==> onyx <==
==> flow/design.v <==
module alu (input signed [31:0] in1, input signed [31:0] in2, input [3:0] opCode, input [4:0] shiftAmt, output signed [31:0] result);
	assign result = opCode == 0 ? in1 + in2 :
			opCode == 1 ? in1 - in2 :
			opCode == 2 ? in1 & in2 :
			opCode == 3 ? in1 | in2 :
			opCode == 4 ? in1 << shiftAmt :
			opCode == 5 ? in1 >> shiftAmt :
			opCode == 6 ? in1 >>> shiftAmt :
			opCode == 7 ? in1 > in2 ? 1 : 0 :
			opCode == 8 ? in1 < in2 ? 1 : 0 : 0;
endmodule
module mux (input selCh, input [31:0] inCh0, input [31:0] inCh1, output [31:0] selData);
	assign selData = selCh == 0 ? inCh0 :
			  selCh == 1 ? inCh1 : 0;
endmodule
module registerFile (input wrEnable, input [4:0] wrReg, input [31:0] wrData, input [4:0] rdReg1, output [31:0] rdData1, input [4:0] rdReg2, output [31:0] rdData2, input clk);
	reg [31:0] regFile [31:0];
	assign rdData1 = regFile[rdReg1];
	assign rdData2 = regFile[rdReg2];
	always @(posedge clk) begin if (wrEnable) begin regFile[wrReg] <= wrData; end end
endmodule
module project (input wrEnable, input [4:0] wrReg, input [4:0] rdReg1, input [4:0] rdReg2, input clk, input [3:0] opCode, input [4:0] shiftAmt, output signed [31:0] result, input selCh, input [31:0] selData);
	wire [31:0] selected;
	wire signed [31:0] rdData1;
	wire signed [31:0] rdData2;
	registerFile regFile1 (wrEnable, wrReg, selected, rdReg1, rdData1, rdReg2, rdData2, clk);
	alu alu1 (rdData1, rdData2, opCode, shiftAmt, result);
	mux m1 (selCh, selData, result, selected);
endmodule
==> flow/run.sh <==
#!/bin/bash
# the make line also repeats each setting of config.mk as NAME=value (left out here)
make -C /OpenROAD-flow-scripts/flow DESIGN_CONFIG=/design/flow/config.mk WORK_HOME=/design/flow/orfs CLKGATE_MAP_FILE= finish
==> flow/config.mk <==
export PLATFORM = sky130hd
export DESIGN_NAME = project
export DESIGN_NICKNAME = project
export VERILOG_FILES = /design/flow/design.v
export SDC_FILE = /design/flow/constraint.sdc
export NUM_CORES = 4
export LEC_CHECK = 0
export CAP_MARGIN = 20
export CORE_MARGIN = 2
export CORE_UTILIZATION = 58
export CTS_CLUSTER_SIZE = 50
export PLACE_DENSITY_LB_ADDON = 0.01
export SETUP_SLACK_MARGIN = 1.61
export SLEW_MARGIN = 20
==> flow/constraint.sdc <==
create_clock -name core_clock -period 5.49 [get_ports {clk}]
set_input_delay 1.0980 -clock core_clock [delete_from_list [all_inputs] [get_ports {clk}]]
set_output_delay 1.0980 -clock core_clock [all_outputs]
set_load 0.01 [all_outputs]
==> inputs of cedar, as changes to onyx <==
--- a/flow/config.mk
+++ b/flow/config.mk
@@ -7,8 +7,10 @@
 export LEC_CHECK = 0
 export CAP_MARGIN = 20
 export CORE_MARGIN = 2
-export CORE_UTILIZATION = 58
+export CORE_UTILIZATION = 61
 export CTS_CLUSTER_SIZE = 50
+export MAX_ROUTING_LAYER = met4
 export PLACE_DENSITY_LB_ADDON = 0.01
 export SETUP_SLACK_MARGIN = 1.61
 export SLEW_MARGIN = 20
+export TNS_END_PERCENT = 5
==> inputs of delta, as changes to onyx <==
--- a/flow/config.mk
+++ b/flow/config.mk
@@ -7,8 +7,5 @@
 export LEC_CHECK = 0
 export CAP_MARGIN = 20
 export CORE_MARGIN = 2
-export CORE_UTILIZATION = 58
-export CTS_CLUSTER_SIZE = 50
-export PLACE_DENSITY_LB_ADDON = 0.01
-export SETUP_SLACK_MARGIN = 1.61
+export CORE_UTILIZATION = 40
 export SLEW_MARGIN = 20
==> flow/constraint.sdc (replaced) <==
create_clock -name core_clock -period 9.88 [get_ports {clk}]
set_input_delay 1.9760 -clock core_clock [delete_from_list [all_inputs] [get_ports {clk}]]
set_output_delay 1.9760 -clock core_clock [all_outputs]
set_load 0.01 [all_outputs]
==> results <==
quantity	cedar	onyx	delta
Placed Cells	5946	5943	5798
Final setup fails	-	579	1
Worst slew margin	-	25.7%	24.2%
R2R depth	-	33	19
Post-layout instance area	-	77000 um^2	65400 um^2
Highest Signal Layer	-	met5	met5
Worst setup path endpoint	-	result[31]	result[20]
Warning total across the stage logs	-	94	91
R2R Path End	-	regFile1.regFile[19][13]	regFile1.regFile[0][31]
Run status	stopped before the end	failed layout checks	failed layout checks
Failing step	5_1_grt	-	-
Violated checks	-	setup timing	setup timing
Average vias per placed instance	-	7.62	6.68
Worst path arrival time	-	5.86 ns	7.97 ns
WL met1	-	81.3 mm	86.8 mm
Flop area	-	30700 um^2	30700 um^2
Standard cell area after detailed placement	68200 um^2	67800 um^2	61900 um^2
Number of gates resized after CTS	598	611	13
Crit path capture type	-	output pin	output pin
DR WL met3	-	40.2 mm	21.5 mm

========
==> run a: inputs <==
// project: RTL as listed in full above, without the edits since
Settings: LEC_CHECK=0, CAP_MARGIN=20, CELL_PAD_IN_SITES_DETAIL_PLACEMENT=1, CORE_MARGIN=2, CORE_UTILIZATION=40, HOLD_SLACK_MARGIN=0.06, MIN_ROUTING_LAYER=met2, SLEW_MARGIN=20; clock period 10.0 ns.
run.sh (not shown) runs the stock make flow with config.mk's settings and CLKGATE_MAP_FILE=.
==> run b (differences from run a) <==
Settings changed: CELL_PAD_IN_SITES_DETAIL_PLACEMENT 1 to 0, CELL_PAD_IN_SITES_GLOBAL_PLACEMENT from default to 0, CORE_ASPECT_RATIO from default to 0.99, CORE_UTILIZATION 40 to 72, CTS_CLUSTER_SIZE from default to 40, HOLD_SLACK_MARGIN 0.06 to 0.28, MAX_ROUTING_LAYER from default to met4, MIN_ROUTING_LAYER met2 to met1, PLACE_DENSITY from default to 0.65, SETUP_SLACK_MARGIN from default to 0.91, SLEW_MARGIN 20 to 0, TNS_END_PERCENT from default to 35.
==> flow/constraint.sdc (replaced) <==
create_clock -name core_clock -period 3.12 [get_ports {clk}]
set_input_delay 0.6240 -clock core_clock [delete_from_list [all_inputs] [get_ports {clk}]]
set_output_delay 0.6240 -clock core_clock [all_outputs]
set_load 0.01 [all_outputs]
==> comparison table <==
Outcome: run a finished with violations; run b stopped before the end
Failing step: run a -; run b global routing (5_1_grt)
Layout check failures: run a negative setup slack; run b -
CTS resizes: run a 7; run b 462
Yosys Chip Area: run a 56600 µm²; run b 56600 µm²
Final RePlAce weighted congestion: run a 1.11; run b 1.43
Multiplexer fraction of the synthesized cell area: run a 25.8%; run b 25.8%
Post-synthesis cell type count: run a 89; run b 89
Number of core rows: run a 137; run b 102
Die Footprint: run a 144000 µm²; run b 80800 µm²
Placement-stage cell area: run a 62700 µm²; run b 68600 µm²
Die X: run a 380 µm; run b 286 µm
Floorplan Core Area: run a 140000 µm²; run b 78000 µm²
Pre-Place Util: run a 40.4%; run b 72.5%
Half-perimeter wire length of the detailed placement result: run a 162000 µm; run b 154000 µm
Total CTS buffers: run a 102; run b 100
Number of cells after detailed placement: run a 5914; run b 5798
Setup repair bufs after CTS: run a 7; run b 104
Die Y-Extent: run a 380 µm; run b 283 µm
Level count of the clock H-tree: run a 3; run b 3
Cell count in the Yosys report: run a 3769; run b 3769
Setup slack at placement: run a -0.471 ns; run b -3.77 ns

========
==> job 101 <==
RTL: the design.v shown in full above, as it stands there.
clock: 5.49 ns
lec_check: 0
cap_margin: 20
core_margin: 2
core_utilization: 61
cts_cluster_size: 57
max_routing_layer: met4
place_density_lb_addon: 0.01
setup_slack_margin: 1.62
slew_margin: 20
tns_end_percent: 5
==> job 517 (differences from job 101) <==
CORE_UTILIZATION = 34   (was 61)
CTS_CLUSTER_SIZE = default   (was 57)
MAX_ROUTING_LAYER = default   (was met4)
PLACE_DENSITY_LB_ADDON = default   (was 0.01)
SETUP_SLACK_MARGIN = default   (was 1.62)
TNS_END_PERCENT = default   (was 5)
==> flow/constraint.sdc (replaced) <==
create_clock -name core_clock -period 9.88 [get_ports {clk}]
set_input_delay 1.9760 -clock core_clock [delete_from_list [all_inputs] [get_ports {clk}]]
set_output_delay 1.9760 -clock core_clock [all_outputs]
set_load 0.01 [all_outputs]
==> job 388 (differences from job 101) <==
CORE_UTILIZATION = 56   (was 61)
CTS_CLUSTER_SIZE = default   (was 57)
MAX_ROUTING_LAYER = default   (was met4)
PLACE_DENSITY_LB_ADDON = default   (was 0.01)
SETUP_SLACK_MARGIN = 1.61   (was 1.62)
TNS_END_PERCENT = default   (was 5)
==> summary of the runs <==
- Job 388 ran to the end with violations: setup timing. Job 101 stopped in 5_1_grt. Job 517 produced a clean layout.
- In synthesized area, job 517 and job 101 do not differ.
- Power: job 388 is higher than job 517 (about 100%).
- Of job 388 and job 517, job 388 has the higher sequential power (gap about 80%, measured against job 517).
- Between job 517 and job 388, the lower cell count is in job 517 (gap about 2%, measured against job 388).
- Against job 388, the wire length of job 517 is lower by about 15%.
- Non-clock buffer count: job 517 is lower than job 388 (1009).
- In job 517 the core utilization is lower than in job 388, by 37 points.
- Against job 517, the final area of job 388 is larger by 17%.
==> figures <==
|  | job 101 | job 388 | job 517 |
|---|---|---|---|
| Final hold violation count | - | 0 | 0 |
| Leakage | - | 28.6 nW | 22.4 nW |
| Status | stopped before the end | failed layout checks | timing/DRC/antenna clean |
| Failing step | 5_1_grt | - | - |
| Violated checks | - | setup timing | - |
| Layout-to-synthesis area ratio | - | 1.353x | 1.158x |
| Gp weighted congestion | 1.16 | 1.10 | 1.00 |
| Hold path cells | - | 3 | 9 |
| Post-route core utilization | - | 76.4% | 39.7% |
| Combinational power share | - | 27.1% | 20.3% |
| Crit. End Element | - | primary output | primary output |
| Met2 layer wire length in the routed design | - | 109 mm | 97.5 mm |
| Worst R2R End | - | regFile1.regFile[5][30]$_DFFE_PP_ | regFile1.regFile[9][31]$_DFFE_PP_ |
| Relative area of clock buffers and inverters in the final design | - | 4.56% | 5.06% |
| Highest routed layer | - | met5 | met5 |
| Taps Inserted | - | 1298 | 2189 |
| Final nets | - | 5179 | 4163 |
| Post-placement cell area | 68200 sq um | 68300 sq um | 62100 sq um |
| Clock Power | - | 0.00745 W | 0.00390 W |

========
==> nickel: inputs <==
Starts from the design.v that is shown in full above.
make LEC_CHECK=0 CAP_MARGIN=20 CORE_MARGIN=2 CORE_UTILIZATION=56 CTS_CLUSTER_SIZE=57 PLACE_DENSITY_LB_ADDON=0.01 SETUP_SLACK_MARGIN=1.62 SLEW_MARGIN=20 finish   # period 5.49 ns
==> inputs of amber, as changes to nickel <==
Settings changed: CAP_MARGIN 20 to 40, CELL_PAD_IN_SITES_DETAIL_PLACEMENT set to 0, CELL_PAD_IN_SITES_GLOBAL_PLACEMENT set to 2, CORE_ASPECT_RATIO set to 0.98, CORE_MARGIN 2 to 3, CORE_UTILIZATION 56 to 40, CTS_CLUSTER_SIZE 57 to not set, GPL_ROUTABILITY_DRIVEN set to 1, HOLD_SLACK_MARGIN set to 0.09, PLACE_DENSITY_LB_ADDON 0.01 to not set, SETUP_SLACK_MARGIN 1.62 to -0.36, SLEW_MARGIN 20 to 35, TNS_END_PERCENT set to 90.
==> flow/constraint.sdc (replaced) <==
create_clock -name core_clock -period 9.86 [get_ports {clk}]
set_input_delay 1.9720 -clock core_clock [delete_from_list [all_inputs] [get_ports {clk}]]
set_output_delay 1.9720 -clock core_clock [all_outputs]
set_load 0.01 [all_outputs]
==> inputs of indigo, as changes to nickel <==
Settings changed: CORE_UTILIZATION 56 to 60, CTS_CLUSTER_SIZE 57 to not set, PLACE_DENSITY_LB_ADDON 0.01 to not set, SETUP_SLACK_MARGIN 1.62 to not set.
==> flow/constraint.sdc (replaced) <==
create_clock -name core_clock -period 7.54 [get_ports {clk}]
set_input_delay 1.5080 -clock core_clock [delete_from_list [all_inputs] [get_ports {clk}]]
set_output_delay 1.5080 -clock core_clock [all_outputs]
set_load 0.01 [all_outputs]
==> inputs of sierra, as changes to nickel <==
Settings changed: CORE_UTILIZATION 56 to 58, CTS_CLUSTER_SIZE 57 to not set, PLACE_DENSITY_LB_ADDON 0.01 to not set, SETUP_SLACK_MARGIN 1.62 to not set.
==> results <==
sierra aborted during global routing (ODB-0269). indigo completed, yet does not pass: negative setup slack. amber reached the layout checks and failed them: negative setup slack. nickel finished with negative setup slack left.
Die size, highest first: amber, nickel, sierra, indigo.
Flip-flop count is the same in nickel and amber.
First-iteration DRC count: indigo > nickel > amber.
Worst setup slack: indigo is lower than amber (4.4 ps).
Combinational power, lowest first: amber, indigo, nickel.
Core utilization: amber is lower than indigo (28 points).
In amber the sequential share of layout area is higher than in indigo, by 2.8 points.
==> figures <==
Fin util: amber 48.2%; indigo 76.7%; nickel 76.2%; sierra -
Antenna viol nets, final: amber 0; indigo 0; nickel 0; sierra -
Die outline height: amber 378 microns; indigo 311 microns; nickel 322 microns; sierra 316 microns
Post-route non-filler standard cell count: amber 6138; indigo 5927; nickel 6387; sierra -
Die span in x: amber 386 microns; indigo 311 microns; nickel 322 microns; sierra 316 microns
Run status: amber finished with violations; indigo finished with violations; nickel finished with violations; sierra stopped before the end
Failing step: amber -; indigo -; nickel -; sierra global routing
Layout check failures: amber negative setup slack; indigo negative setup slack; nickel negative setup slack; sierra -
Routed length per instance: amber 38.7 microns; indigo 39.7 microns; nickel 37.7 microns; sierra -
Sequential cells: amber 1024; indigo 1024; nickel 1024; sierra -
Placement row count: amber 135; indigo 112; nickel 116; sierra 114
Total Negative Setup Slacks: amber -193 ps; indigo -427 ps; nickel -229420 ps; sierra -
Worst Hold Path Cells: amber 9; indigo 3; nickel 2; sierra -
Worst R2R End: amber regFile1.regFile[11][31]$_DFFE_PP_; indigo regFile1.regFile[21][25]$_DFFE_PP_; nickel regFile1.regFile[28][19]$_DFFE_PP_; sierra -
R2R Path Start: amber regFile1.regFile[12][3]$_DFFE_PP_; indigo regFile1.regFile[12][5]$_DFFE_PP_; nickel regFile1.regFile[29][4]$_DFFE_PP_; sierra -
Critical hold path startpoint: amber regFile1.regFile[10][22]$_DFFE_PP_; indigo selData[0]; nickel selData[25]; sierra -
Flop share of the area: amber 45.8%; indigo 43.0%; nickel 40.3%; sierra -

========
==> v7: inputs <==
// project: RTL as listed in full above, without the edits since
export LEC_CHECK = 0
export CAP_MARGIN = 20
export CELL_PAD_IN_SITES_DETAIL_PLACEMENT = 0
export CELL_PAD_IN_SITES_GLOBAL_PLACEMENT = 1
export CORE_ASPECT_RATIO = 1.02
export CORE_MARGIN = 2
export CORE_UTILIZATION = 65
export CTS_CLUSTER_SIZE = 35
export HOLD_SLACK_MARGIN = 0.28
export MAX_ROUTING_LAYER = met5
export MIN_ROUTING_LAYER = met1
export PLACE_DENSITY = 0.64
export SETUP_SLACK_MARGIN = 0.65
export SLEW_MARGIN = 20
export TNS_END_PERCENT = 35
create_clock -name core_clock -period 5.62 [get_ports {clk}]
==> v36: changes against v7 <==
==> flow/config.mk (replaced) <==
export PLATFORM = sky130hd
export DESIGN_NAME = project
export DESIGN_NICKNAME = project
export VERILOG_FILES = /design/flow/design.v
export SDC_FILE = /design/flow/constraint.sdc
export NUM_CORES = 4
export LEC_CHECK = 0
export CAP_MARGIN = 20
export CORE_MARGIN = 2
export CORE_UTILIZATION = 61
export CTS_CLUSTER_SIZE = 39
export PLACE_DENSITY_LB_ADDON = 0.01
export SETUP_SLACK_MARGIN = 1.61
export SLEW_MARGIN = 20
==> flow/constraint.sdc (replaced) <==
create_clock -name core_clock -period 5.49 [get_ports {clk}]
set_input_delay 1.0980 -clock core_clock [delete_from_list [all_inputs] [get_ports {clk}]]
set_output_delay 1.0980 -clock core_clock [all_outputs]
set_load 0.01 [all_outputs]
==> summary of the runs <==
v7 finished but failed the layout checks on setup timing. v36 failed in global routing.
Synthesized area is the same in v7 and v36.
In synthesized cell count, v7 and v36 do not differ.
Of v7 and v36, v36 has the higher die area (gap about 6%, measured against v36).
==> figures <==
item                                                                  v36                        v7
DP Wirelength                                                    160.8 mm                  140.3 mm
Final weighted congestion in routability-driven placement           1.142                     1.311
Die y size                                                  308.5 microns             301.9 microns
Area of the core                                            0.09180 sq mm             0.08647 sq mm
Setup slack at placement                                         -2413 ps                  -1991 ps
Effective utilization at floorplan                                 61.60%                    65.41%
Number of buffers created by CTS                                      100                       102
Outcome                                                    did not finish  finished with violations
Failing step                                               global routing                         -
Violated checks                                                         -              setup timing
Cell area after technology mapping                          0.05655 sq mm             0.05655 sq mm
Cell count after placement                                           5946                      5756
Post-CTS setup buffer count                                           106                       164
Overall die area                                            0.09516 sq mm             0.08938 sq mm
Instance area after placement                               0.06817 sq mm             0.06707 sq mm
Count of cells resized by post-cts repair                             455                       534
Die width                                                   308.5 microns             296.1 microns
Row cnt                                                               111                       109
Power and IR drop assume default switching activity.
